## mult16_top
module mult16_top (
  input         clk,
  input  [15:0] a,
  input  [15:0] b,
  output [31:0] p
);
Settings: LEC_CHECK=0, CAP_MARGIN=20, CELL_PAD_IN_SITES_GLOBAL_PLACEMENT=2, CORE_ASPECT_RATIO=0.94, CORE_MARGIN=2, CORE_UTILIZATION=58, CTS_CLUSTER_SIZE=70, GPL_ROUTABILITY_DRIVEN=0, GPL_TIMING_DRIVEN=1, MIN_ROUTING_LAYER=met1, PLACE_DENSITY_LB_ADDON=0.1, SETUP_SLACK_MARGIN=1.96, SLEW_MARGIN=40, TNS_END_PERCENT=65; clock period 17.0 ns.
run.sh (not shown) runs the stock make flow with config.mk's settings and CLKGATE_MAP_FILE=.
The starting point completed without violations.
Edit:
Settings changed: CELL_PAD_IN_SITES_GLOBAL_PLACEMENT 2 to not set, CORE_ASPECT_RATIO 0.94 to not set, CORE_UTILIZATION 58 to 63, CTS_CLUSTER_SIZE 70 to not set, GPL_ROUTABILITY_DRIVEN 0 to not set, GPL_TIMING_DRIVEN 1 to not set, MIN_ROUTING_LAYER met1 to not set, PLACE_DENSITY_LB_ADDON 0.1 to not set, SETUP_SLACK_MARGIN 1.96 to not set, SLEW_MARGIN 40 to 20, TNS_END_PERCENT 65 to not set.
Clock period 17.0 ns to 5.59 ns, I/O delays scaled along.
Result:
- Now the flow produced a layout that fails on setup timing
- worst hold slack gets worse by 0.12 ns
- setup slack loses 10 ns
- clock-buffer cell count rises by 3
- final cell count goes up by 3.4%
- die size shrinks by 7.7%
- maximum frequency went up by 12%
- non-clock buffer count is higher by 52
- sequential share of layout area falls by 0.92 points
- global-route usage rose by 3.3 points
- cell area rose by 7.1%


build 2:
mult16_top again, from the RTL that the note above started with.
==> flow/config.mk <==
export PLATFORM = sky130hd
export DESIGN_NAME = mult16_top
export DESIGN_NICKNAME = mult16_top
export VERILOG_FILES = /design/flow/design.v
export SDC_FILE = /design/flow/constraint.sdc
export NUM_CORES = 4
export LEC_CHECK = 0
export ABC_AREA = 1
export CAP_MARGIN = 5
export CORE_ASPECT_RATIO = 0.5
export CORE_MARGIN = 2
export CORE_UTILIZATION = 58
export CTS_CLUSTER_DIAMETER = 328
export CTS_CLUSTER_SIZE = 98
export PLACE_DENSITY = 0.42
export SLEW_MARGIN = 20
export TNS_END_PERCENT = 5
==> flow/constraint.sdc <==
create_clock -name core_clock -period 15.0 [get_ports {clk}]
set_input_delay 3.0000 -clock core_clock [delete_from_list [all_inputs] [get_ports {clk}]]
set_output_delay 3.0000 -clock core_clock [all_outputs]
set_load 0.01 [all_outputs]
diff inputs: build 2 => build 53
- a deleted CTS_CLUSTER_DIAMETER that had been 328
- a deleted PLACE_DENSITY that had been 0.42
- a change of CORE_UTILIZATION from 58 to 40
- a deleted ABC_AREA that had been 1
- a deleted TNS_END_PERCENT that had been 5
- a deleted CTS_CLUSTER_SIZE that had been 98
- a deleted CORE_ASPECT_RATIO that had been 0.5
- a change of CAP_MARGIN from 5 to 20
## What came out
Build 53: total core area 5300 um^2 above build 2
Delta (build 53 minus build 2): minimum setup slack after placement fell 0.050 ns; proportion of cell area occupied by registers was more or less identical.
[inputs] build 15 vs build 53
- an added ABC_AREA of 0
- an added CTS_CLUSTER_DIAMETER of 328
- a change of CORE_UTILIZATION from 40 to 58
- an added PLACE_DENSITY of 0.74
- an added CTS_CLUSTER_SIZE of 98
==> results <==
- Status: number of nets in the finished design parity (build 53, build 15)
- [compare] base=build 53 new=build 15: die width went down by 24 um, post-layout utilization of the core went up by 19 points, via count went up by about 1.3%.
- Number of standard-cell rows in the floorplan: build 15 < build 53
- The total number of sequential cells was comparable across build 15 and build 53.
- Diff build 53 -> build 15: post-layout period usage of the worst path climbed 0.17 points.
- Worst setup slack (lower): build 15
- Re diode insertion count for antenna repair: no difference whatsoever between build 15 and build 53.


Starting RTL as in the previous note.
clock: 11.4 ns
lec_check: 0
cap_margin: 35
core_margin: 2
core_utilization: 72
cts_cluster_diameter: 103
setup_slack_margin: -0.75
slew_margin: 20
The first run produced a layout that fails on setup timing.
Change:
Settings changed: ABC_AREA from default to 1, CAP_MARGIN 35 to 20, CTS_CLUSTER_DIAMETER 103 to 348, SETUP_SLACK_MARGIN -0.75 to default.
Clock period 11.4 ns to 6.15 ns, I/O delays scaled along.
The new run reached the layout checks and failed them: setup timing.
Sequential share of layout area falls by 0.50 points.
Routed wire length rises by 11%.
Cell area rises by 4.0%.
Via count rises by 5.2%.
Non-clock buffer count rises by 31.
Global-route usage rises by 0.82 points.
Synthesized area rises by about 4%.
Clock skew rises by 5.8 ps.
Change:
Settings changed: ABC_AREA 1 to default, CTS_CLUSTER_DIAMETER 348 to default, PLACE_DENSITY from default to 0.68.
Clock period 6.15 ns to 12.0 ns, I/O delays scaled along.
Outcome:
- The changed run finished but fails on setup timing
- flip-flop count does not change
- fmax goes down slightly


Starting RTL as in the previous note.
Design mult16_top, start of the top module:
module mult16_top (
  input         clk,
  input  [15:0] a,
  input  [15:0] b,
  output [31:0] p
);
==> flow/config.mk <==
export PLATFORM = sky130hd
export DESIGN_NAME = mult16_top
export DESIGN_NICKNAME = mult16_top
export VERILOG_FILES = /design/flow/design.v
export SDC_FILE = /design/flow/constraint.sdc
export NUM_CORES = 4
export LEC_CHECK = 0
export ABC_AREA = 0
export CAP_MARGIN = 0
export CORE_MARGIN = 2
export CORE_UTILIZATION = 70
export CTS_CLUSTER_DIAMETER = 102
export CTS_CLUSTER_SIZE = 39
export HOLD_SLACK_MARGIN = -0.07
export SETUP_SLACK_MARGIN = 0.83
export SLEW_MARGIN = 20
==> flow/constraint.sdc <==
create_clock -name core_clock -period 7.17 [get_ports {clk}]
set_input_delay 1.4340 -clock core_clock [delete_from_list [all_inputs] [get_ports {clk}]]
set_output_delay 1.4340 -clock core_clock [all_outputs]
set_load 0.01 [all_outputs]
The starting point ran to the end with violations: setup timing.
Next try:
ABC_AREA = not set   (was 0)
CAP_MARGIN = 20   (was 0)
CTS_CLUSTER_DIAMETER = not set   (was 102)
CTS_CLUSTER_SIZE = not set   (was 39)
HOLD_SLACK_MARGIN = not set   (was -0.07)
SETUP_SLACK_MARGIN = not set   (was 0.83)
clock period = 3.75 ns   (was 7.17 ns; I/O delays follow)
What happened: The changed run reached the layout checks and failed them: setup timing; global-route usage went up by 0.49 points; via count rises by 3.1%; count of clock-buffer cells in the layout is unchanged; die size does not change; wire length increases by 15%; cell area grows by 3.1%; synthesized cell count is unchanged.
Next try:
CORE_UTILIZATION = 72   (was 70)
PLACE_DENSITY = 0.65   (was not set)
SETUP_SLACK_MARGIN = 0.58   (was not set)
What happened: The new run finished but failed the layout checks on setup timing; register-to-register slack gets worse by 50 ps; die area came out lower by 2.7%; worst hold slack improved by 37 ps.
Next try:
CORE_UTILIZATION = 66   (was 72)
PLACE_DENSITY = not set   (was 0.65)
SETUP_SLACK_MARGIN = not set   (was 0.58)
clock period = 12.2 ns   (was 3.75 ns; I/O delays follow)
=>
- The changed run ran to the end with violations: setup timing
- synthesized cell count is unchanged
- via count goes down by 8.7%
- non-clock buffer count decreases by 31
